Design cfs_aligner, start of the top module:
  module cfs_aligner#(
    parameter ALGN_DATA_WIDTH = 32,
    parameter FIFO_DEPTH      = 8,
    localparam int unsigned APB_ADDR_WIDTH    = 16,
    localparam int unsigned APB_DATA_WIDTH    = 32,
    localparam int unsigned ALGN_OFFSET_WIDTH = ALGN_DATA_WIDTH <= 8 ? 1 : $clog2(ALGN_DATA_WIDTH/8),
    localparam int unsigned ALGN_SIZE_WIDTH   = $clog2(ALGN_DATA_WIDTH/8)+1
  ) (
    input wire clk,
    input wire reset_n,
    input wire[APB_ADDR_WIDTH-1:0]    paddr,
    input wire                        pwrite,
    input wire                        psel,
    input wire                        penable,
    input wire[APB_DATA_WIDTH-1:0]    pwdata,
    output wire                       pready,
    output reg[APB_DATA_WIDTH-1:0]    prdata,
    output reg                        pslverr,
    input                             md_rx_valid,
    input[ALGN_DATA_WIDTH-1:0]        md_rx_data,
    input[ALGN_OFFSET_WIDTH-1:0]      md_rx_offset,
    input[ALGN_SIZE_WIDTH-1:0]        md_rx_size,
    output reg                        md_rx_ready,
    output reg                        md_rx_err,
    output reg                        md_tx_valid,
    output reg[ALGN_DATA_WIDTH-1:0]   md_tx_data,
    output reg[ALGN_OFFSET_WIDTH-1:0] md_tx_offset,
    output reg[ALGN_SIZE_WIDTH-1:0]   md_tx_size,
    input                             md_tx_ready,
    input                             md_tx_err,
    output reg                        irq
  );
clock: 11.9 ns
lec_check: 0
abc_area: 1
cap_margin: 20
cell_pad_in_sites_detail_placement: 1
cell_pad_in_sites_global_placement: 2
core_aspect_ratio: 1.28
core_margin: 6
core_utilization: 40
gpl_routability_driven: 1
max_routing_layer: met4
min_routing_layer: met2
place_density: 0.4
setup_slack_margin: 2.5
slew_margin: 15
tns_end_percent: 45
run.sh (not shown) runs the stock make flow with config.mk's settings and CLKGATE_MAP_FILE=.
The first run completed with no timing, DRC or antenna violations.
Edit:
==> flow/config.mk (replaced) <==
export PLATFORM = sky130hd
export DESIGN_NAME = cfs_aligner
export DESIGN_NICKNAME = cfs_aligner
export VERILOG_FILES = /design/flow/design.v
export SDC_FILE = /design/flow/constraint.sdc
export NUM_CORES = 4
export LEC_CHECK = 0
export CAP_MARGIN = 20
export CORE_MARGIN = 2
export CORE_UTILIZATION = 63
export SLEW_MARGIN = 20
==> flow/constraint.sdc (replaced) <==
create_clock -name core_clock -period 4.98 [get_ports {clk}]
set_input_delay 0.9960 -clock core_clock [delete_from_list [all_inputs] [get_ports {clk}]]
set_output_delay 0.9960 -clock core_clock [all_outputs]
set_load 0.01 [all_outputs]
Clock-buffer cell count went up by 7.
Utilization increases by 29 points.
Critical path depth came out lower by 1.
Sequential share of layout area decreases by 1.5 points.
Cell area goes up by a few percent.
Worst setup slack loses 2.9 ns.
Non-clock buffer count is higher by 196.
Cell count drops by about a fifth.
First-iteration DRC count went down by well over a third.
Edit:
--- a/flow/config.mk
+++ b/flow/config.mk
@@ -10 +10,3 @@
-export CORE_UTILIZATION = 63
+export CORE_UTILIZATION = 72
+export CTS_CLUSTER_SIZE = 49
+export SETUP_SLACK_MARGIN = 1.14
Effect:
- The changed run finished with setup timing left
- final area grows by 4.8%
- first-iteration DRC count grows by 97%
- worst hold slack got worse by 0.048 ns
- global-route usage grows by 15 points
- wire length grows by 33%
- synthesized cell count stays the same
Edit:
--- a/flow/config.mk
+++ b/flow/config.mk
@@ -10,3 +10 @@
-export CORE_UTILIZATION = 72
-export CTS_CLUSTER_SIZE = 49
-export SETUP_SLACK_MARGIN = 1.14
+export CORE_UTILIZATION = 11
==> flow/constraint.sdc (replaced) <==
create_clock -name core_clock -period 11.8 [get_ports {clk}]
set_input_delay 2.3600 -clock core_clock [delete_from_list [all_inputs] [get_ports {clk}]]
set_output_delay 2.3600 -clock core_clock [all_outputs]
set_load 0.01 [all_outputs]
Now the flow finished with timing, DRC and antenna clean.
First-iteration DRC count went down by well over a third.
Final area went up slightly.
Routed wire length goes down by roughly a tenth.
Worst setup slack gets better by 2.3 ns.
Edit:
--- a/flow/config.mk
+++ b/flow/config.mk
@@ -10 +10,4 @@
-export CORE_UTILIZATION = 11
+export CORE_UTILIZATION = 72
+export CTS_CLUSTER_SIZE = 20
+export PLACE_DENSITY_LB_ADDON = 0.04
+export SETUP_SLACK_MARGIN = 1.11
==> flow/constraint.sdc (replaced) <==
create_clock -name core_clock -period 3.88 [get_ports {clk}]
set_input_delay 0.7760 -clock core_clock [delete_from_list [all_inputs] [get_ports {clk}]]
set_output_delay 0.7760 -clock core_clock [all_outputs]
set_load 0.01 [all_outputs]
Effect:
- The changed run stopped in 4_1_cts with DPL-0033
- die area falls by 84%
- synthesized area does not change
- synthesized cell count does not change
